// CPU
module CPU(
				clk,
			  rst_n,
		   IO_stall,
         awid_m_inf,
       awaddr_m_inf,
       awsize_m_inf,
      awburst_m_inf,
        awlen_m_inf,
      awvalid_m_inf,
      awready_m_inf,
        wdata_m_inf,
        wlast_m_inf,
       wvalid_m_inf,
       wready_m_inf,
          bid_m_inf,
        bresp_m_inf,
       bvalid_m_inf,
       bready_m_inf,
         arid_m_inf,
       araddr_m_inf,
        arlen_m_inf,
       arsize_m_inf,
      arburst_m_inf,
      arvalid_m_inf,
      arready_m_inf, 
          rid_m_inf,
        rdata_m_inf,
        rresp_m_inf,
        rlast_m_inf,
       rvalid_m_inf,
       rready_m_inf 
);
input  wire clk, rst_n;
output reg  IO_stall;
parameter ID_WIDTH = 4 , ADDR_WIDTH = 32, DATA_WIDTH = 16, DRAM_NUMBER=2, WRIT_NUMBER=1;
output  wire [WRIT_NUMBER * ID_WIDTH-1:0]        awid_m_inf;
output  wire [WRIT_NUMBER * ADDR_WIDTH-1:0]    awaddr_m_inf;
output  wire [WRIT_NUMBER * 3 -1:0]            awsize_m_inf;
output  wire [WRIT_NUMBER * 2 -1:0]           awburst_m_inf;
output  wire [WRIT_NUMBER * 7 -1:0]             awlen_m_inf;
output  wire [WRIT_NUMBER-1:0]                awvalid_m_inf;
input   wire [WRIT_NUMBER-1:0]                awready_m_inf;
output  wire [WRIT_NUMBER * DATA_WIDTH-1:0]     wdata_m_inf;
output  wire [WRIT_NUMBER-1:0]                  wlast_m_inf;
output  wire [WRIT_NUMBER-1:0]                 wvalid_m_inf;
input   wire [WRIT_NUMBER-1:0]                 wready_m_inf;
input   wire [WRIT_NUMBER * ID_WIDTH-1:0]         bid_m_inf;
input   wire [WRIT_NUMBER * 2 -1:0]             bresp_m_inf;
  ...
Size in the first run: about 420 flip-flops, ~230 I/O pins, roughly 29000 um^2 of cells after synthesis.
Settings: LEC_CHECK=0, CAP_MARGIN=5, CORE_MARGIN=2, CORE_UTILIZATION=70, CTS_CLUSTER_DIAMETER=245, CTS_CLUSTER_SIZE=14, HOLD_SLACK_MARGIN=-0.08, SETUP_SLACK_MARGIN=-0.4, SLEW_MARGIN=40; clock period 4.08 ns.
run.sh (not shown) runs the stock make flow with config.mk's settings and CLKGATE_MAP_FILE=.
The baseline ran to the end with violations: setup timing.
Then changed:
==> flow/config.mk (replaced) <==
export PLATFORM = sky130hd
export DESIGN_NAME = CPU
export DESIGN_NICKNAME = CPU
export VERILOG_FILES = /design/flow/design.v
export SDC_FILE = /design/flow/constraint.sdc
export NUM_CORES = 4
export LEC_CHECK = 0
export CAP_MARGIN = 20
export CORE_MARGIN = 2
export CORE_UTILIZATION = 64
export SLEW_MARGIN = 20
==> flow/constraint.sdc (replaced) <==
create_clock -name core_clock -period 4.06 [get_ports {clk}]
set_input_delay 0.8120 -clock core_clock [delete_from_list [all_inputs] [get_ports {clk}]]
set_output_delay 0.8120 -clock core_clock [all_outputs]
set_load 0.01 [all_outputs]
Effect: The changed run finished but failed the layout checks on setup timing. Power is higher by 17%. Core utilization falls by 4.4 points. Worst hold slack improved by 90 ps. Via count is about the same. Clock-buffer cell count goes up by 17. Clock power climbs by about 40%. Sequential power hardly moves. Combinational power is higher by about 2%. Die size went up by 9.2%.
Then changed:
--- a/flow/config.mk
+++ b/flow/config.mk
@@ -9,3 +9,4 @@
 export CORE_MARGIN = 2
-export CORE_UTILIZATION = 64
+export CORE_UTILIZATION = 40
+export SETUP_SLACK_MARGIN = 0.65
 export SLEW_MARGIN = 20
==> flow/constraint.sdc (replaced) <==
create_clock -name core_clock -period 5.88 [get_ports {clk}]
set_input_delay 1.1760 -clock core_clock [delete_from_list [all_inputs] [get_ports {clk}]]
set_output_delay 1.1760 -clock core_clock [all_outputs]
set_load 0.01 [all_outputs]
Outcome:
- Now the flow went through all stages and came out clean
- critical path depth does not change
- wire length falls by 4.2%
- count of clock-buffer cells in the layout goes down by 4
- hold slack gains 140 ps
- final cell count rose by 6.4%
- clock power fell by 24%
- synthesized cell count stays the same

== v3 ==
Starting RTL as in the previous note.
==> flow/design.v (excerpt) <==
module CPU(
				clk,
			  rst_n,
		   IO_stall,
         awid_m_inf,
       awaddr_m_inf,
       awsize_m_inf,
      awburst_m_inf,
        awlen_m_inf,
      awvalid_m_inf,
      awready_m_inf,
        wdata_m_inf,
        wlast_m_inf,
       wvalid_m_inf,
       wready_m_inf,
          bid_m_inf,
        bresp_m_inf,
       bvalid_m_inf,
       bready_m_inf,
         arid_m_inf,
       araddr_m_inf,
        arlen_m_inf,
       arsize_m_inf,
      arburst_m_inf,
      arvalid_m_inf,
      arready_m_inf, 
          rid_m_inf,
        rdata_m_inf,
        rresp_m_inf,
        rlast_m_inf,
       rvalid_m_inf,
       rready_m_inf 
);
Settings: LEC_CHECK=0, CAP_MARGIN=25, CORE_MARGIN=2, CORE_UTILIZATION=62, GPL_TIMING_DRIVEN=1, HOLD_SLACK_MARGIN=0.19, MAX_ROUTING_LAYER=met5, PLACE_DENSITY=0.57, SLEW_MARGIN=20, TNS_END_PERCENT=45; clock period 7.16 ns.
The inputs of v2 differ from those of v3 as listed below.
--- a/flow/config.mk
+++ b/flow/config.mk
@@ -8 +8 @@
-export CAP_MARGIN = 25
+export CAP_MARGIN = 20
@@ -10,5 +10 @@
-export CORE_UTILIZATION = 62
-export GPL_TIMING_DRIVEN = 1
-export HOLD_SLACK_MARGIN = 0.19
-export MAX_ROUTING_LAYER = met5
-export PLACE_DENSITY = 0.57
+export CORE_UTILIZATION = 40
@@ -16 +11,0 @@
-export TNS_END_PERCENT = 45
==> flow/constraint.sdc <==
create_clock -name core_clock -period 5.88 [get_ports {clk}]
set_input_delay 1.1760 -clock core_clock [delete_from_list [all_inputs] [get_ports {clk}]]
set_output_delay 1.1760 -clock core_clock [all_outputs]
set_load 0.01 [all_outputs]
## What came out
As of v2, total power per unit cell area had risen by more than 10% compared to v3. Final period utilization for v2 is higher than for v3. Relative to v3, number of clock buffer instances in the layout has increased by 3 in v2. In the reports for v3 and v2, the smaller tightest hold margin belongs to v3. v2 gives less routing usage on met3 than v3 did. Looking at critical path depth, v2 sits 8 higher than v3 does. The flop and latch count out of synthesis of v2 and that of v3 are within noise of each other. Cell area after layout in v2 is about 1.8% higher than in v3.
Modified inputs, v33 compared to v2
--- a/flow/config.mk
+++ b/flow/config.mk
@@ -10 +10,3 @@
-export CORE_UTILIZATION = 40
+export CORE_UTILIZATION = 23
+export GPL_ROUTABILITY_DRIVEN = 0
+export HOLD_SLACK_MARGIN = 0.03
==> flow/constraint.sdc <==
create_clock -name core_clock -period 3.8 [get_ports {clk}]
set_input_delay 0.7600 -clock core_clock [delete_from_list [all_inputs] [get_ports {clk}]]
set_output_delay 0.7600 -clock core_clock [all_outputs]
set_load 0.01 [all_outputs]
v33 does worse than v2 on DRC marker count from the first detailed-route iteration.
The total design power in v33 was higher than what v2 gave.
Changes observed in v33 relative to v2: sequential portion of the cell area dropped 2.8 points, worst setup slack after placement shows a reduction of 1.63 ns, final standard cell count with taps included and fillers excluded now larger.
No crash in v33: every stage finished, but the layout fails its final checks due to setup timing.
diff inputs: v33 => v48
--- a/flow/config.mk
+++ b/flow/config.mk
@@ -8 +8 @@
-export CAP_MARGIN = 20
+export CAP_MARGIN = 35
@@ -10 +10,2 @@
-export CORE_UTILIZATION = 23
+export CORE_UTILIZATION = 43
+export CTS_CLUSTER_SIZE = 11
@@ -12,0 +14 @@
+export SETUP_SLACK_MARGIN = -0.12
@@ -13,0 +16 @@
+export TNS_END_PERCENT = 75
==> comparison <==
Of v48 and v33, none finishes clean. The flow completed for v33, but it is not clean: the layout still shows setup timing. No crash in v48: every stage finished, but the layout fails its final checks due to setup timing. v48 vs v33: wire length on met3 down by a few percent. In the flow results for v48 and v33, the wire length after detailed routing is smaller on v48. Comparing count of standard-cell rows for v48 and v33, the smaller number came from v48. Diff v33 -> v48 | total design power | down by a few percent.
Power figures rest on the tool's default switching activity, not on a simulated workload.
